## run A
==> flow/design.v (excerpt) <==
module uart_edge_detection (
    input logic clk,           
    input logic rst_n,         
    input logic uart_rx,       
    output logic uart_tx,      
    output logic led_rx,       
    output logic led_tx,       
    output logic data_ready    
);
==> flow/config.mk <==
export PLATFORM = sky130hd
export DESIGN_NAME = uart_edge_detection
export DESIGN_NICKNAME = uart_edge_detection
export VERILOG_FILES = /design/flow/design.v
export SDC_FILE = /design/flow/constraint.sdc
export NUM_CORES = 4
export LEC_CHECK = 0
export CAP_MARGIN = 20
export CORE_MARGIN = 2
export CORE_UTILIZATION = 70
export CTS_CLUSTER_DIAMETER = 28
export CTS_CLUSTER_SIZE = 72
export PLACE_DENSITY_LB_ADDON = 0.25
export SLEW_MARGIN = 20
export TNS_END_PERCENT = 5
==> flow/constraint.sdc <==
create_clock -name core_clock -period 15.5 [get_ports {clk}]
set_input_delay 3.1000 -clock core_clock [delete_from_list [all_inputs] [get_ports {clk}]]
set_output_delay 3.1000 -clock core_clock [all_outputs]
set_load 0.01 [all_outputs]
run.sh (not shown) runs the stock make flow with config.mk's settings and CLKGATE_MAP_FILE=.
Relative to run A, the following input files were edited for run B:
--- a/flow/config.mk
+++ b/flow/config.mk
@@ -8,8 +8,4 @@
 export CAP_MARGIN = 20
 export CORE_MARGIN = 2
-export CORE_UTILIZATION = 70
-export CTS_CLUSTER_DIAMETER = 28
-export CTS_CLUSTER_SIZE = 72
-export PLACE_DENSITY_LB_ADDON = 0.25
+export CORE_UTILIZATION = 31
 export SLEW_MARGIN = 20
-export TNS_END_PERCENT = 5
==> flow/constraint.sdc <==
create_clock -name core_clock -period 5.74 [get_ports {clk}]
set_input_delay 1.1480 -clock core_clock [delete_from_list [all_inputs] [get_ports {clk}]]
set_output_delay 1.1480 -clock core_clock [all_outputs]
set_load 0.01 [all_outputs]
Findings:
Compared with run A, run B degrades first-pass GRT wire length.
Clock network fraction of total power ended up 2.0 points higher on run B than on run A.
Reported for run B and run A, count of clock-buffer cells in the layout turned out identical to the last digit.
Per the comparison of run B with run A, total power consumption of the routed design now larger; number of non-filler instances in the completed layout increased by 298 relative to the old numbers.
Changes in run C relative to run B:
--- a/flow/config.mk
+++ b/flow/config.mk
@@ -8,4 +8,4 @@
 export CAP_MARGIN = 20
 export CORE_MARGIN = 2
-export CORE_UTILIZATION = 31
+export CORE_UTILIZATION = 67
 export SLEW_MARGIN = 20
==> flow/constraint.sdc <==
create_clock -name core_clock -period 5.88 [get_ports {clk}]
set_input_delay 1.1760 -clock core_clock [delete_from_list [all_inputs] [get_ports {clk}]]
set_output_delay 1.1760 -clock core_clock [all_outputs]
set_load 0.01 [all_outputs]
### Flow results
- Summary of run C over run B: area fraction in compound gates shows no meaningful change, final period demand of the worst path down 0.069 ns, area growth from synthesis to layout shrank by 3.1 points, placement-stage cell area went down 2.7%.
- Post-route cell area delta for run C relative to run B: about 2.8% lower
- Run C: global-route usage is 15 points higher than what run B reported.
- Relative to run B, via count of the first global-routing pass decreased by about 0.6% in run C.
- Run C vs run B: vias after detailed routing up
- Run C vs run B on worst setup margin: run C is the higher one.
- Setup slack on the worst flop-to-flop path ends up lower on run B.
- The first-pass GRT wire length of run C was superior to that of run B.
Input-level comparison between run D and run C:
--- a/flow/config.mk
+++ b/flow/config.mk
@@ -8,4 +8,6 @@
 export CAP_MARGIN = 20
 export CORE_MARGIN = 2
-export CORE_UTILIZATION = 67
+export CORE_UTILIZATION = 65
+export CTS_CLUSTER_DIAMETER = 28
+export CTS_CLUSTER_SIZE = 72
 export SLEW_MARGIN = 20
==> flow/constraint.sdc <==
create_clock -name core_clock -period 15.5 [get_ports {clk}]
set_input_delay 3.1000 -clock core_clock [delete_from_list [all_inputs] [get_ports {clk}]]
set_output_delay 3.1000 -clock core_clock [all_outputs]
set_load 0.01 [all_outputs]
Number of filler cells placed in the layout for run D: 9 down relative to run C. Run C -> run D: total chip power decreased by more than half. As far as number of standard cells reported by yosys goes, run D and run C are indistinguishable; the numbers are identical. Run D — tap cell count about 11% higher, run C as reference. From run C to run D the numbers moved as follows: height of the chip now sits higher, delay contributed by the slowest stage of the critical path went down. The final worst slack of run D was superior to that of run C.
Input changes introduced in run E (baseline for comparison: run D):
--- a/flow/config.mk
+++ b/flow/config.mk
@@ -8,6 +8,4 @@
 export CAP_MARGIN = 20
 export CORE_MARGIN = 2
-export CORE_UTILIZATION = 65
-export CTS_CLUSTER_DIAMETER = 28
-export CTS_CLUSTER_SIZE = 72
+export CORE_UTILIZATION = 40
 export SLEW_MARGIN = 20
==> flow/constraint.sdc <==
create_clock -name core_clock -period 20.0 [get_ports {clk}]
set_input_delay 4.0000 -clock core_clock [delete_from_list [all_inputs] [get_ports {clk}]]
set_output_delay 4.0000 -clock core_clock [all_outputs]
set_load 0.01 [all_outputs]
Notes after the runs:
No stage failed in run E, and the final checks on the layout all came back clean. Run E — setup slack 3.39 ns higher, run D as reference. Run D vs run E, category of the most critical setup path: reg -> out vs in -> reg. Taking run D over run E, the number of cells in the finished layout apart from fillers ratio works out to 0.913. Delta (run E minus run D): met2 wirelength from detailed routing -1000 µm, flip-flop count ~0 delta, clock-buffer cell count -about 5%. Comparing run E with run D, the clock skew came out essentially unchanged. Compared with run D, in run E global-route usage fell 12 points; clock power share rose 1.4 points; power shrank by about 20%; die size now larger.

========
The RTL this note starts from:
==> flow/design.v <==
module uart_tx #(
    parameter BAUD_DIV = 434
) (
    input logic clk,
    input logic rst_n,
    input logic tx_start,
    input logic [7:0] data_in,
    output logic tx_busy,
    output logic tx
);
    logic [9:0] tx_shift;   
    logic [3:0] bit_count;
    logic [11:0] baud_counter;
    logic tx_active;
    always_ff @(posedge clk or negedge rst_n) begin
        if (!rst_n) begin
            tx_active <= 0;
            baud_counter <= 0;
            tx_busy <= 0;
            tx <= 1;   
        end else begin
            if (tx_start && !tx_active) begin
                tx_active <= 1;
                tx_shift <= {1'b1, data_in, 1'b0};   
                baud_counter <= BAUD_DIV;
                bit_count <= 0;
                tx_busy <= 1;
            end else if (tx_active) begin
                if (baud_counter == 0) begin
                    baud_counter <= BAUD_DIV;
                    tx <= tx_shift[0];   
                    tx_shift <= {1'b1, tx_shift[9:1]};   
                    bit_count <= bit_count + 1;
                    if (bit_count == 9) begin   
                        tx_active <= 0;
                        tx_busy <= 0;
                    end
                end else begin
                    baud_counter <= baud_counter - 1;
                end
            end
        end
    end
endmodule
module uart_rx #(
    parameter BAUD_DIV = 434   
) (
    input logic clk,
    input logic rst_n,
    input logic rx,
    output logic [7:0] data_out,
    output logic data_valid,
	 	output logic [7:0] leds
);
    logic [11:0] baud_counter;
    logic [3:0] bit_count;
    logic [7:0] rx_shift;
    logic rx_active;
    always_ff @(posedge clk or negedge rst_n) begin
        if (!rst_n) begin
            baud_counter <= 0;
            bit_count <= 0;
            rx_active <= 0;
            data_valid <= 0;
            rx_shift <= 8'b0;   
        end else begin
            if (!rx_active && !rx) begin
                rx_active <= 1;
                baud_counter <= BAUD_DIV / 2;
                bit_count <= 0;
                rx_shift <= 8'b0;   
            end else if (rx_active) begin
                if (baud_counter == 0) begin
                    baud_counter <= BAUD_DIV;
                    if (bit_count < 9) begin
                        rx_shift <= {rx, rx_shift[7:1]};   
                        bit_count <= bit_count + 1;
                    end else begin
                        rx_active <= 0;
                        data_out <= rx_shift;  
								leds <= rx_shift;
                        data_valid <= 1;
                    end
                end else begin
                    baud_counter <= baud_counter - 1;
                end
            end else begin
                data_valid <= 0;
            end
        end
    end
endmodule
module uart_edge_detection (
    input logic clk,           
    input logic rst_n,         
    input logic uart_rx,       
    output logic uart_tx,      
    output logic led_rx,       
    output logic led_tx,       
    output logic data_ready    
);
    parameter CLOCK_FREQ = 50000000;    
    parameter BAUD_RATE  = 115200;
    parameter BAUD_DIV   = CLOCK_FREQ / BAUD_RATE;
    parameter THRESHOLD  = 4;           
    logic [7:0] rx_data;
    logic rx_done;
    logic [7:0] processed_data;
    logic tx_start;
    logic tx_busy;
    logic [7:0] image_data [0:63];     
    logic [7:0] conv_result [0:35];    
    logic [5:0] rx_counter;            
    logic [5:0] tx_counter;            
    typedef enum logic [1:0] {IDLE, RECEIVE, PROCESS, SEND} state_t;
    state_t state, next_state;
    uart_rx #(
        .BAUD_DIV(BAUD_DIV)
    ) uart_receiver (
        .clk(clk),
        .rst_n(rst_n),
        .rx(uart_rx),
        .data_out(rx_data),
        .data_valid(rx_done)
    );
    uart_tx #(
        .BAUD_DIV(BAUD_DIV)
    ) uart_transmitter (
        .clk(clk),
        .rst_n(rst_n),
        .tx_start(tx_start),
        .data_in(processed_data),
        .tx_busy(tx_busy),
        .tx(uart_tx)
    );
    always_ff @(posedge clk or negedge rst_n) begin
        if (!rst_n)
            state <= IDLE;
        else
            state <= next_state;
    end
    always_comb begin
        case (state)
            IDLE:      next_state = (rx_done) ? RECEIVE : IDLE;
            RECEIVE:   next_state = (rx_counter == 6'd63 && rx_done) ? PROCESS : RECEIVE;
            PROCESS:   next_state = SEND;
            SEND:      next_state = (tx_counter == 6'd36 && !tx_busy) ? IDLE : SEND;
            default:   next_state = IDLE;
        endcase
    end
    always_ff @(posedge clk or negedge rst_n) begin
        if (!rst_n) begin
            rx_counter <= 6'd0;
        end else if ((state == IDLE || state == RECEIVE) && rx_done) begin
            image_data[rx_counter] <= rx_data;
            rx_counter <= rx_counter + 1;
        end else if (state == IDLE) begin
            rx_counter <= 6'd0;
        end
    end
    integer i, j, k, l;
    reg [3:0] sum;
    always_ff @(posedge clk or negedge rst_n) begin
        if (!rst_n) begin
            for (i = 0; i < 36; i = i + 1)
                conv_result[i] <= 8'd0;
        end else if (state == PROCESS) begin
            for (i = 0; i < 6; i = i + 1) begin
                for (j = 0; j < 6; j = j + 1) begin
                    sum = 0;
                    for (k = 0; k < 3; k = k + 1) begin
                        for (l = 0; l < 3; l = l + 1) begin
                            sum = sum + image_data[(i + k) * 8 + (j + l)][0];
                        end
                    end
                    conv_result[i * 6 + j] <= (sum >= THRESHOLD) ? 8'b1 : 8'b0;
                end
            end
        end
    end
    always_ff @(posedge clk or negedge rst_n) begin
        if (!rst_n) begin
            tx_counter <= 6'd0;
            tx_start <= 1'b0;
            processed_data <= 8'd0;
        end else if (state == SEND) begin
            if (!tx_busy && !tx_start) begin
                tx_start <= 1'b1;
                processed_data <= conv_result[tx_counter];
                tx_counter <= tx_counter + 1;
            end else if (tx_start && tx_busy) begin
                tx_start <= 1'b0;
            end
        end else begin
            tx_counter <= 6'd0;
            tx_start <= 1'b0;
        end
    end
    always_ff @(posedge clk or negedge rst_n) begin
        if (!rst_n) begin
            led_rx <= 1'b0;
            led_tx <= 1'b0;
            data_ready <= 1'b0;
        end else begin
            led_rx <= (state == RECEIVE) ? rx_done : 1'b0;
            led_tx <= (state == SEND) ? ~tx_busy : 1'b0;
            data_ready <= (state == SEND);  
        end
    end
endmodule
make LEC_CHECK=0 ABC_AREA=1 CAP_MARGIN=35 CELL_PAD_IN_SITES_DETAIL_PLACEMENT=0 CELL_PAD_IN_SITES_GLOBAL_PLACEMENT=0 CORE_MARGIN=2 CORE_UTILIZATION=72 CTS_CLUSTER_DIAMETER=240 CTS_CLUSTER_SIZE=15 HOLD_SLACK_MARGIN=0.3 PLACE_DENSITY_LB_ADDON=0.13 SETUP_SLACK_MARGIN=0.92 SLEW_MARGIN=5 finish   # period 3.19 ns
The baseline reached the layout checks and failed them: setup timing.
Edit:
Settings changed: ABC_AREA 1 to not set, CAP_MARGIN 35 to 40, CELL_PAD_IN_SITES_DETAIL_PLACEMENT 0 to not set, CELL_PAD_IN_SITES_GLOBAL_PLACEMENT 0 to not set, CTS_CLUSTER_DIAMETER 240 to not set, CTS_CLUSTER_SIZE 15 to 10, HOLD_SLACK_MARGIN 0.3 to not set, PLACE_DENSITY set to 0.38, PLACE_DENSITY_LB_ADDON 0.13 to not set, SETUP_SLACK_MARGIN 0.92 to 0.76, SLEW_MARGIN 5 to 20.
=> The changed run finished clean; non-clock buffer count decreases by 21; routed wire length decreases by 23%; cell area decreases by 2.1%.
Power is estimated from default activity; no workload was simulated.
